== run A ==
## aoc_day2
module aoc_day2 (
    input         clock,
    input         reset,
    input  [63:0] data_value,
    input         data_valid,
    output        data_ready,
    output        result_valid,
    output [63:0] result_value
);
Size in the first run: roughly 3100 cells after synthesis, roughly 130 I/O pins.
clock: 3.06 ns
lec_check: 0
cap_margin: 20
core_margin: 2
core_utilization: 72
cts_cluster_diameter: 381
cts_cluster_size: 30
max_routing_layer: met4
min_routing_layer: met1
place_density: 0.66
setup_slack_margin: 0.4
slew_margin: 30
tns_end_percent: 95
run.sh (not shown) runs the stock make flow with config.mk's settings and CLKGATE_MAP_FILE=.
Run A: aborted in global routing (5_1_grt) (tool error)
For run B, these inputs were changed with respect to run A:
- clearing MAX_ROUTING_LAYER, which used to be met4
- clearing SETUP_SLACK_MARGIN, which used to be 0.4
- swapping 72 for 58 in CORE_UTILIZATION
- swapping 0.66 for 0.64 in PLACE_DENSITY
- clearing CTS_CLUSTER_DIAMETER, which used to be 381
- swapping 3.06 for 2.96 in the clock period (ns, I/O delays scaled along)
Findings:
- Finished, but not clean: run B, with setup timing.
- And-or/or-and share of the synthesized area came out exactly the same in run A and run B.
- Looking at run A and run B, the area after synthesis is a wash.
- Number of placement rows, run A and run B, higher one = run B.
- Run B vs. run A: CTS buffer count went up 29, count of pins on the block boundary held, count of H-tree levels built during CTS went up 1, standard cell core area went up 0.0081 mm².
- For placed wire-length estimate, run A and run B come out practically identical.
- Changes observed in run B relative to run A: fraction of the core area occupied by cells at floorplan shrank by 15 points, total die size increased by 24% relative to the old numbers.
Edits applied to the flow inputs when going from run B to run C:
- CORE_UTILIZATION now 32, was 58
- CTS_CLUSTER_SIZE no longer set, was 30
- PLACE_DENSITY no longer set, was 0.64
- SLEW_MARGIN now 20, was 30
- MIN_ROUTING_LAYER no longer set, was met1
- TNS_END_PERCENT no longer set, was 95
- the clock period (ns, I/O delays scaled along) now 3.93, was 2.96
--- outcome ---
Taking run B as the reference, in run C period utilization decreased by 13 points relative to the old numbers; post-CTS setup buffer count decreased by 8 relative to the old numbers; global-route wire length before repair decreased by 2.3% relative to the old numbers. Simple-gate portion of the synthesized area: run B vs run C identical. Run C reached the end of the flow, and the finished layout is clean on the timing, design-rule and antenna checks. Run B -> run C: post-synthesis share of cell area spent on full adders, half adders and majority gates delta 0, exact match. Per the comparison of run C with run B, relative contribution of the clock network to total power has increased, worst path arrival time has increased, final instance area has decreased.
What run D does differently from run C at the input level:
- CORE_UTILIZATION now 40, was 32
Notes after the runs:
- From run C to run D the numbers moved as follows: pre-CTS setup slack now smaller, critical path depth in cells moved up.
- | area growth from synthesis to layout | run D vs run C | 1.1 points lower |

========
== wip/zinc ==
Starting RTL as in the previous note.
Settings: LEC_CHECK=0, ABC_AREA=1, CAP_MARGIN=30, CELL_PAD_IN_SITES_DETAIL_PLACEMENT=1, CORE_MARGIN=2, CORE_UTILIZATION=62, CTS_CLUSTER_DIAMETER=179, MAX_ROUTING_LAYER=met4, PLACE_DENSITY_LB_ADDON=0.26, SETUP_SLACK_MARGIN=0.02, SLEW_MARGIN=20, TNS_END_PERCENT=75; clock period 5.83 ns.
wip/zinc: it failed with a tool error in detailed placement, so there are no final results.
> inputs changed (wip/zinc -> wip/garnet)
Settings: ABC_AREA: 1 -> unset; CELL_PAD_IN_SITES_DETAIL_PLACEMENT: 1 -> unset; SETUP_SLACK_MARGIN: 0.02 -> unset; CAP_MARGIN: 30 -> 20; TNS_END_PERCENT: 75 -> unset; CORE_UTILIZATION: 62 -> 40; CTS_CLUSTER_DIAMETER: 179 -> unset; PLACE_DENSITY_LB_ADDON: 0.26 -> unset; MAX_ROUTING_LAYER: met4 -> unset; the clock period (ns, I/O delays scaled along): 5.83 -> 5.0.
Notes after the runs:
- Both conditions hold for wip/garnet: the flow ran to the end and the final layout passed the timing, design-rule and antenna checks.
- wip/zinc | ERROR | detailed placement
- Delta (wip/garnet minus wip/zinc): share of the core filled by cells before placement went down 23 points, net count of the mapped netlist lower, number of placement rows increased 17%.
Modified inputs, wip/harbor compared to wip/garnet
Settings: an added CTS_CLUSTER_DIAMETER of 62; a change of CORE_UTILIZATION from 40 to 66; a change of the clock period (ns, I/O delays scaled along) from 5.0 to 4.07.
==> results <==
- wip/harbor completed; timing, DRC and antenna clean
- wip/garnet went all the way through the flow, and no timing, DRC or antenna check failed.
- Where placement-stage worst setup slack is concerned, wip/garnet is better than wip/harbor.
- Core utilization at floorplan is lower on wip/garnet
- wip/harbor -> wip/garnet: share of synthesized registers carrying an async set or reset delta 0, exact match
- In the flow results for wip/harbor and wip/garnet, the total clock buffers created by CTS is larger on wip/garnet.
## Diff of input files: wip/delta against wip/harbor
Settings: CTS_CLUSTER_DIAMETER no longer set, was 62; CORE_UTILIZATION now 64, was 66; the clock period (ns, I/O delays scaled along) now 5.62, was 4.07.
==> comparison <==
Compared with wip/harbor, in wip/delta power density over cell area went down by 190 nW/um^2; worst setup slack rose 0.88 ns; final wirelength now smaller; final cell count moved down.

========
== lane 1 ==
aoc_day2 again, from the RTL that the note above started with.
==> flow/config.mk <==
export PLATFORM = sky130hd
export DESIGN_NAME = aoc_day2
export DESIGN_NICKNAME = aoc_day2
export VERILOG_FILES = /design/flow/design.v
export SDC_FILE = /design/flow/constraint.sdc
export NUM_CORES = 4
export LEC_CHECK = 0
export ABC_AREA = 0
export CAP_MARGIN = 20
export CELL_PAD_IN_SITES_DETAIL_PLACEMENT = 1
export CELL_PAD_IN_SITES_GLOBAL_PLACEMENT = 0
export CORE_ASPECT_RATIO = 1.9
export CORE_MARGIN = 2
export CORE_UTILIZATION = 32
export CTS_CLUSTER_SIZE = 37
export GPL_ROUTABILITY_DRIVEN = 1
export MIN_ROUTING_LAYER = met1
export PLACE_DENSITY_LB_ADDON = 0.09
export SLEW_MARGIN = 40
export TNS_END_PERCENT = 30
==> flow/constraint.sdc <==
create_clock -name core_clock -period 5.37 [get_ports {clock}]
set_input_delay 1.0740 -clock core_clock [delete_from_list [all_inputs] [get_ports {clock}]]
set_output_delay 1.0740 -clock core_clock [all_outputs]
set_load 0.01 [all_outputs]
The following lists how lane 2 was set up differently from lane 1:
Settings: CELL_PAD_IN_SITES_DETAIL_PLACEMENT no longer set, was 1; CORE_UTILIZATION now 67, was 32; CORE_ASPECT_RATIO no longer set, was 1.9; CTS_CLUSTER_SIZE now 20, was 37; CELL_PAD_IN_SITES_GLOBAL_PLACEMENT no longer set, was 0; TNS_END_PERCENT no longer set, was 30; GPL_ROUTABILITY_DRIVEN no longer set, was 1; MIN_ROUTING_LAYER no longer set, was met1; PLACE_DENSITY_LB_ADDON no longer set, was 0.09; SLEW_MARGIN now 20, was 40; ABC_AREA no longer set, was 0; the clock period (ns, I/O delays scaled along) now 3.35, was 5.37.
## What came out
Lane 2 completed every stage of the flow, and the final layout passed the timing, design-rule and antenna checks.
[lane 2 vs lane 1] critical path depth: lower in lane 2
Lane 2 vs. lane 1: final clock period utilization by the worst path climbed 22 points; total detailed-routing wirelength saw a decrease; setup slack decreased 1250 ps.
#### Input delta (lane 3 over lane 2)
Settings: an added CORE_ASPECT_RATIO of 1.4; a change of CTS_CLUSTER_SIZE from 20 to 10; an added ABC_AREA of 1; a change of CORE_UTILIZATION from 67 to 72; a change of the clock period (ns, I/O delays scaled along) from 3.35 to 1.14.
==> results <==
Delta (lane 3 minus lane 2): synthesized area divided by synthesized cell count shrank by about 20%; post-place setup slack went down 1330 ps; synthesized-area fraction occupied by adder cells now sits lower; post-detailed-placement cell area grew by 10,000 um2. Delta (lane 3 minus lane 2): area of the synthesized netlist per yosys stat rose by 3300 um2, total core area rose by 2000 um2, vertical die dimension rose by about 21%, detailed-placement wirelength estimate rose by 100%, horizontal die dimension fell by about 13%. 4_1_cts: lane 3 exited with error. Lane 3 ends up with a complex-gate fraction of the synthesized area that is 6.1 points lower than in lane 2.
Power is estimated from default activity; no workload was simulated.
